==> run a: inputs <==
==> flow/design.v <==
module pe (
    input clk, en,
    input      [7:0] a, b,
    output reg [15:0] out
);
    always @(posedge clk) begin
        if (en) begin
            out <= a*b;
        end else begin  
            out <= 0;
        end
    end
endmodule
module cu_engine (
    input  clk, nrst,
    input  [71:0] filter, 
    input  [23:0] data_in,
    input  [ 8:0] pe_en_ctrl,
    output [15:0] pe_out
);
    reg [23:0] dff [0:1];
    wire [143:0] psum;
    pe pe00 (.clk(clk), .en(pe_en_ctrl[0]), .a(data_in[ 7: 0]), .b(filter[ 7: 0]), .out(psum[15: 0]));
    pe pe10 (.clk(clk), .en(pe_en_ctrl[1]), .a(data_in[15: 8]), .b(filter[15: 8]), .out(psum[31:16]));
    pe pe20 (.clk(clk), .en(pe_en_ctrl[2]), .a(data_in[23:16]), .b(filter[23:16]), .out(psum[47:32]));
    pe pe01 (.clk(clk), .en(pe_en_ctrl[3]), .a(dff[0][ 7: 0]), .b(filter[31:24]), .out(psum[63:48]));
    pe pe11 (.clk(clk), .en(pe_en_ctrl[4]), .a(dff[0][15: 8]), .b(filter[39:32]), .out(psum[79:64]));
    pe pe21 (.clk(clk), .en(pe_en_ctrl[5]), .a(dff[0][23:16]), .b(filter[47:40]), .out(psum[95:80]));
    pe pe02 (.clk(clk), .en(pe_en_ctrl[6]), .a(dff[1][ 7: 0]), .b(filter[55:48]), .out(psum[111: 96]));
    pe pe12 (.clk(clk), .en(pe_en_ctrl[7]), .a(dff[1][15: 8]), .b(filter[63:56]), .out(psum[127:112]));
    pe pe22 (.clk(clk), .en(pe_en_ctrl[8]), .a(dff[1][23:16]), .b(filter[71:64]), .out(psum[143:128]));
    always @(posedge clk) begin
        if (!nrst) begin
            dff[0] <= 0;
            dff[1] <= 0;
        end else begin
            dff[0] <= data_in;
            dff[1] <= dff[0]; 
        end
    end
    assign pe_out = psum[15:0] + psum[31:16] + psum[47:32] + psum[63:48] + psum[79:64] + psum[95:80] + psum[111:96] + psum[127:112] + psum[143:128];
endmodule
==> flow/run.sh <==
#!/bin/bash
# the make line also repeats each setting of config.mk as NAME=value (left out here)
make -C /OpenROAD-flow-scripts/flow DESIGN_CONFIG=/design/flow/config.mk WORK_HOME=/design/flow/orfs CLKGATE_MAP_FILE= finish
==> flow/config.mk <==
export PLATFORM = sky130hd
export DESIGN_NAME = cu_engine
export DESIGN_NICKNAME = cu_engine
export VERILOG_FILES = /design/flow/design.v
export SDC_FILE = /design/flow/constraint.sdc
export NUM_CORES = 4
export LEC_CHECK = 0
export CAP_MARGIN = 20
export CELL_PAD_IN_SITES_DETAIL_PLACEMENT = 0
export CELL_PAD_IN_SITES_GLOBAL_PLACEMENT = 0
export CORE_ASPECT_RATIO = 0.91
export CORE_MARGIN = 2
export CORE_UTILIZATION = 72
export CTS_CLUSTER_DIAMETER = 43
export CTS_CLUSTER_SIZE = 37
export GPL_ROUTABILITY_DRIVEN = 1
export GPL_TIMING_DRIVEN = 1
export HOLD_SLACK_MARGIN = 0.28
export MAX_ROUTING_LAYER = met4
export MIN_ROUTING_LAYER = met1
export PLACE_DENSITY_LB_ADDON = 0.29
export SETUP_SLACK_MARGIN = -0.37
export SLEW_MARGIN = 20
==> flow/constraint.sdc <==
create_clock -name core_clock -period 3.63 [get_ports {clk}]
set_input_delay 0.7260 -clock core_clock [delete_from_list [all_inputs] [get_ports {clk}]]
set_output_delay 0.7260 -clock core_clock [all_outputs]
set_load 0.01 [all_outputs]
==> run b: changes against run a <==
--- a/flow/config.mk
+++ b/flow/config.mk
@@ -17,7 +17,6 @@
 export GPL_TIMING_DRIVEN = 1
-export HOLD_SLACK_MARGIN = 0.28
+export HOLD_SLACK_MARGIN = -0.09
 export MAX_ROUTING_LAYER = met4
 export MIN_ROUTING_LAYER = met1
-export PLACE_DENSITY_LB_ADDON = 0.29
-export SETUP_SLACK_MARGIN = -0.37
+export SETUP_SLACK_MARGIN = 0.6
 export SLEW_MARGIN = 20
==> flow/constraint.sdc (replaced) <==
create_clock -name core_clock -period 5.32 [get_ports {clk}]
set_input_delay 1.0640 -clock core_clock [delete_from_list [all_inputs] [get_ports {clk}]]
set_output_delay 1.0640 -clock core_clock [all_outputs]
set_load 0.01 [all_outputs]
==> run c: changes against run a <==
==> flow/config.mk (replaced) <==
export PLATFORM = sky130hd
export DESIGN_NAME = cu_engine
export DESIGN_NICKNAME = cu_engine
export VERILOG_FILES = /design/flow/design.v
export SDC_FILE = /design/flow/constraint.sdc
export NUM_CORES = 4
export LEC_CHECK = 0
export CAP_MARGIN = 20
export CELL_PAD_IN_SITES_DETAIL_PLACEMENT = 0
export CELL_PAD_IN_SITES_GLOBAL_PLACEMENT = 3
export CORE_ASPECT_RATIO = 0.91
export CORE_MARGIN = 3
export CORE_UTILIZATION = 60
export GPL_ROUTABILITY_DRIVEN = 0
export GPL_TIMING_DRIVEN = 1
export MAX_ROUTING_LAYER = met5
export MIN_ROUTING_LAYER = met1
export SLEW_MARGIN = 20
==> flow/constraint.sdc (replaced) <==
create_clock -name core_clock -period 2.13 [get_ports {clk}]
set_input_delay 0.4260 -clock core_clock [delete_from_list [all_inputs] [get_ports {clk}]]
set_output_delay 0.4260 -clock core_clock [all_outputs]
set_load 0.01 [all_outputs]
==> summary of the runs <==
Run b completed, yet does not pass: setup timing. Run c never finished: it broke off in global placement without I/O (3_1_place_gp_skip_io) (GPL-0301). Run a aborted during global routing (5_1_grt). Synthesized cell count is the same in run b and run a. Area after synthesis is the same in run c and run b. In run c the die area is higher than in run b, by about 22%.
==> figures <==
item	run c	run b	run a
Clock Root Buffer	-	sky130_fd_sc_hd__clkbuf_16	sky130_fd_sc_hd__clkbuf_16
CTS sink count	-	192	192
Total die size	47300 µm²	38800 µm²	38800 µm²
Ports placed on the boundary	-	123	123
Max clock buf depth	-	2	2
Dpl hpwl	-	53600 µm	60600 µm
Rows	73	67	67
Number of post-CTS setup repair buffers	-	16	48
Hold buffer count at cts	-	0	0
Last weighted congestion value of the routability-driven placer	-	0.936	1.00
Worst slack, placed	-	-0.361 ns	-1.81 ns
Initial core utilization	0.610	0.729	0.729
Placed Instance Area	-	30300 µm²	32400 µm²
Post-CTS sizing	-	253	666
Status	stopped before the end	complete, but fails checks	stopped before the end
Last stage reached	global placement without I/O (3_1_place_gp_skip_io)	-	global routing (5_1_grt)
Violated checks	-	setup timing	-
# placed instances	-	3650	3884
Area of the core	43900 µm²	36800 µm²	36800 µm²
Clock buffer count from CTS	-	17	17
